==> job 2969: inputs <==
==> flow/design.v <==
module sin_h(
    input signed [15:0] r_in,
    output signed [15:0] r_out
    );
     wire signed [15:0] a,b,c,d;
     assign a = r_in + (r_in >>> 2);
     assign b = (a >>> 4)+(r_in >>> 6);
     assign c = b+a; 
     assign d = (c >>> 5)+(r_in);
     assign r_out = d >>>1;     
endmodule
module cos_h(
    input signed [15:0] r,
    output signed [15:0] r_o
    );
    wire signed [15:0] a,b,c,d;
  assign a = r + (r >>> 2);
  assign b = r + (a >>> 2);
  assign c = b >>> 9;
  assign d = r + (r >>> 3);
  assign r_o = c+d;
endmodule
module sinh_23(
    input signed [15:0] rin,
    input S,
    output signed [15:0] rout
    );
     wire signed [15:0] a,b,c,d,e;
     assign a = (rin >>> 4)+ rin;
     assign b = rin + (rin >>> 9);
     assign c = b + (a >>> 7);
     assign d = c >>> 2;
     assign e = b >>> 3;
     assign rout = S? d:e;
endmodule
module cosh_23(
    input signed [15:0] ri,
    input sel,
    output signed [15:0] ro
    );
    wire signed [15:0] a,b,c,d;
    assign a = ri >>>7;
    assign b = (ri >>> 8)+ ri;
    assign c = b >>> 5;
    assign d = sel? c:b;
    assign ro = d + ri;
endmodule
module sinh_45(
    input signed [15:0] rin,
    input s,
    output signed [15:0] rout    
    );
    wire signed [15:0] a,b,c;
    assign a = rin >>> 4;
    assign b = rin >>> 5;
    assign c = s? a:b;
    assign rout = c;
endmodule
module cosh_45(
    input signed [15:0] rin,
    input s,
    output signed [15:0] rout    
    );
    wire signed [15:0] a,b,c;
    assign a = rin >>> 11;
    assign b = rin >>> 9;
    assign c = s? b:a;
    assign rout = rin + c;
endmodule
module stage_1(
    input signed [15:0] x_in,
    input signed [15:0] y_in,
    input signed [15:0] ang_in,
    input clk,
    input reset,
    output reg signed [15:0] x_out,
    output reg signed [15:0] y_out,
    output reg signed [15:0] ang_out
    );
    wire signed [15:0] p,q,u,v,abs_theta;
    assign abs_theta = ang_in[15] ? (~ang_in + 1'b1) : ang_in;
    reg signed [15:0] r,s,w,x,z,k; 
    sin_h S1(.r_in(y_in), .r_out(q));
    sin_h S2(.r_in(x_in), .r_out(u));
    cos_h C1(.r(x_in), .r_o(p));
    cos_h C2(.r(y_in), .r_o(v));
    always @(posedge clk, posedge reset)
    begin
    if(reset)
      begin
      x_out <= 16'b0000000000000000;
      y_out <= 16'b0000000000000000;
      ang_out <= 16'b0000000000000000;
      end
    else
    begin
      if (abs_theta <= 16'b0001000000000000)
         begin
         x_out <= x_in;
         y_out <= y_in;
         ang_out <= ang_in;
         end
      else 
         begin
         case(ang_in[15])
         1'b0: begin 
              x_out <= p+q; 
              y_out <= u+v; 
              ang_out <= ang_in - 16'b0010000000000000; 
              end
         1'b1: begin 
              x_out <= p-q; 
              y_out <= v-u; 
              ang_out <= ang_in + 16'b0010000000000000; 
              end
          endcase
         end
  end
end
endmodule
module stage_23(
    input signed [15:0] x_pr,
    input signed [15:0] y_pr,
    input signed [15:0] ang_pr,
    input clk,
    input reset,
    output reg signed [15:0] sx2_op,
    output reg signed [15:0] sy2_op,
    output reg signed [15:0] sa2_op
    );
  wire signed [15:0] abs_theta,o1,o2,o3,o4,w1,w2,w3,w4;
  assign abs_theta = ang_pr[15] ? (~ang_pr + 1'b1) : ang_pr;
  wire sel23;
  assign sel23 = (abs_theta > 16'b0000110000000000)?1'b1:1'b0;
  sinh_23 S1(.rin(x_pr),.S(sel23),.rout(o1));
  sinh_23 S2(.rin(y_pr),.S(sel23),.rout(o2));
  cosh_23 C1(.ri(x_pr),.sel(sel23),.ro(o3));
  cosh_23 C2(.ri(y_pr),.sel(sel23),.ro(o4)); 
always @(posedge clk, posedge reset)
begin
  if(reset)
      begin
      sx2_op <= 16'b0000000000000000;
      sy2_op<= 16'b0000000000000000;
      sa2_op <= 16'b0000000000000000;
      end
  else 
     begin
     if (abs_theta > 16'b0000110000000000 | abs_theta <= 16'b0000010000000000)
      begin
      sx2_op <= x_pr;
      sy2_op <= y_pr;
      sa2_op <= ang_pr;
      end
  else
      begin
         if(ang_pr[15])
          begin
          sx2_op <= o3 - o2;
          sy2_op <= o4 - o1;
          sa2_op <= sel23? (ang_pr + 16'b0001000000000000) : (ang_pr + 16'b0000100000000000);
          end
         else
          begin
          sx2_op <= o3 + o2;
          sy2_op <= o4 + o1;
          sa2_op <= sel23? (ang_pr - 16'b0001000000000000) : (ang_pr - 16'b0000100000000000);
          end
      end 
    end
end
endmodule  
module stage_45(
    input signed [15:0] sx2_op,
    input signed [15:0] sy2_op,
    input signed [15:0] sa2_op,
    input clk,
    input reset,
    output reg signed [15:0] x_nxt,
    output reg signed [15:0] y_nxt,
    output reg signed [15:0] ang_nxt
    );
    wire signed [15:0] o5,o6,o7,o8,w5,w6,w7,w8,abs_theta2;
    wire sel45;
    assign abs_theta2 = sa2_op[15] ? (~sa2_op + 1'b1) : sa2_op;
    assign sel45 = (abs_theta2 > 16'b0000001100000000)? 1'b1:1'b0;
sinh_45 S3(.rin(sx2_op),.s(sel45),.rout(o5));
sinh_45 S4(.rin(sy2_op),.s(sel45),.rout(o6));
cosh_45 C3(.rin(sx2_op),.s(sel45),.rout(o7));
cosh_45 C4(.rin(sy2_op),.s(sel45),.rout(o8));
always @(posedge clk, posedge reset)
begin
   if(reset)
      begin
      x_nxt <= 16'b0000000000000000;
      y_nxt <= 16'b0000000000000000;
      ang_nxt <= 16'b0000000000000000;
      end
   else
      begin
         if(abs_theta2 <= 16'b0000000100000000)
             begin
             x_nxt <= sx2_op;
             y_nxt <= sy2_op;
             ang_nxt <= sa2_op;
             end 
         else
             begin
             if(sa2_op[15])
                begin
                x_nxt <= o7 - o5;
                y_nxt <= o8 - o6;
                ang_nxt <= sel45? (sa2_op + 16'b0000010000000000) : (sa2_op + 16'b0000001000000000);
                end
             else
                begin
                x_nxt <= o7 + o5;
                y_nxt <= o8 + o6;
                ang_nxt <= sel45? (sa2_op - 16'b0000010000000000) : (sa2_op - 16'b0000001000000000);
                end
             end
      end
end
endmodule
module last_stage(
    input signed [15:0] x3,
    input signed [15:0] y3,
    input signed [15:0] ang3,
    input clk,
    input reset,
    output reg signed [15:0] xf,
    output reg signed [15:0] yf
    );
    wire signed [15:0] abs_theta,w1,w2,w3,w4,w5,w6;
    assign abs_theta = ang3[15] ? (~ang3 + 1'b1) : ang3;
    wire [3:0] k;
    assign k = abs_theta[15:12] + abs_theta[11];
    assign w1 = y3 >>> 9;
    assign w2 = x3 >>> 9;
    assign w3 = k*w1;
    assign w4 = k*w2;
    always @(posedge clk, posedge reset)
    begin
       if (reset)
         begin
         xf <= 16'b0000000000000000;
         yf <= 16'b0000000000000000;
         end
       else 
          begin
               if (ang3[15])
                 begin
                 xf <= x3 + w3;
                 yf <= y3 + w4;
                 end
               else 
                 begin
                 xf <= x3 - w3;
                 yf <= y3 - w4;
                 end
          end
    end
endmodule
`timescale 1ns / 100ps
module cordic_2taylor (
input clk,
input reset,
input signed [15:0] ang,
input signed [15:0] xin,
input signed [15:0] yin,
output signed [15:0] Xout,
output signed [15:0] Yout);
wire signed [15:0] x1, y1, theta1;           
wire signed [15:0] x2, y2, theta2;           
wire signed [15:0] x3, y3, theta3;           
    stage_1 S1(xin,yin,ang,clk,reset,x1,y1,theta1);
    stage_23 S2(x1,y1,theta1,clk,reset,x2,y2,theta2);
    stage_45 S3(x2,y2,theta2,clk,reset,x3,y3,theta3);
    last_stage S4(x3,y3,theta3,clk,reset,Xout,Yout);
endmodule
==> flow/run.sh <==
#!/bin/bash
# the make line also repeats each setting of config.mk as NAME=value (left out here)
make -C /OpenROAD-flow-scripts/flow DESIGN_CONFIG=/design/flow/config.mk WORK_HOME=/design/flow/orfs CLKGATE_MAP_FILE= finish
==> flow/config.mk <==
export PLATFORM = sky130hd
export DESIGN_NAME = cordic_2taylor
export DESIGN_NICKNAME = cordic_2taylor
export VERILOG_FILES = /design/flow/design.v
export SDC_FILE = /design/flow/constraint.sdc
export NUM_CORES = 4
export LEC_CHECK = 0
export CAP_MARGIN = 25
export CORE_MARGIN = 2
export CORE_UTILIZATION = 65
export CTS_CLUSTER_DIAMETER = 337
export CTS_CLUSTER_SIZE = 61
export GPL_ROUTABILITY_DRIVEN = 1
export GPL_TIMING_DRIVEN = 1
export MAX_ROUTING_LAYER = met4
export MIN_ROUTING_LAYER = met1
export SLEW_MARGIN = 20
==> flow/constraint.sdc <==
create_clock -name core_clock -period 7.29 [get_ports {clk}]
set_input_delay 1.4580 -clock core_clock [delete_from_list [all_inputs] [get_ports {clk}]]
set_output_delay 1.4580 -clock core_clock [all_outputs]
set_load 0.01 [all_outputs]
==> inputs of job 6354, as changes to job 2969 <==
==> flow/config.mk (replaced) <==
export PLATFORM = sky130hd
export DESIGN_NAME = cordic_2taylor
export DESIGN_NICKNAME = cordic_2taylor
export VERILOG_FILES = /design/flow/design.v
export SDC_FILE = /design/flow/constraint.sdc
export NUM_CORES = 4
export LEC_CHECK = 0
export CAP_MARGIN = 20
export CORE_MARGIN = 2
export CORE_UTILIZATION = 40
export SLEW_MARGIN = 20
==> flow/constraint.sdc (replaced) <==
create_clock -name core_clock -period 9.78 [get_ports {clk}]
set_input_delay 1.9560 -clock core_clock [delete_from_list [all_inputs] [get_ports {clk}]]
set_output_delay 1.9560 -clock core_clock [all_outputs]
set_load 0.01 [all_outputs]
==> summary of the runs <==
- Job 2969 reached the layout checks and failed them: negative setup slack. Job 6354 completed with no timing, DRC or antenna violations.
- Worst hold slack: job 2969 is higher than job 6354 (0.026 ns).
- Against job 6354, the count of clock-buffer cells in the layout of job 2969 is higher by 3.
- Of job 6354 and job 2969, job 6354 has the higher final cell count (gap 4.7%, measured against job 2969).
- Global-route usage: job 2969 is higher than job 6354 (16 points).
- Between job 2969 and job 6354, the lower worst setup slack is in job 2969 (gap 1.9 ns).
- Against job 2969, the sequential share of layout area of job 6354 is higher by 0.50 points.
- Of job 6354 and job 2969, job 2969 has the higher clock skew (gap 0.0035 ns).
- In job 2969 the via count is larger than in job 6354, by about 10%.
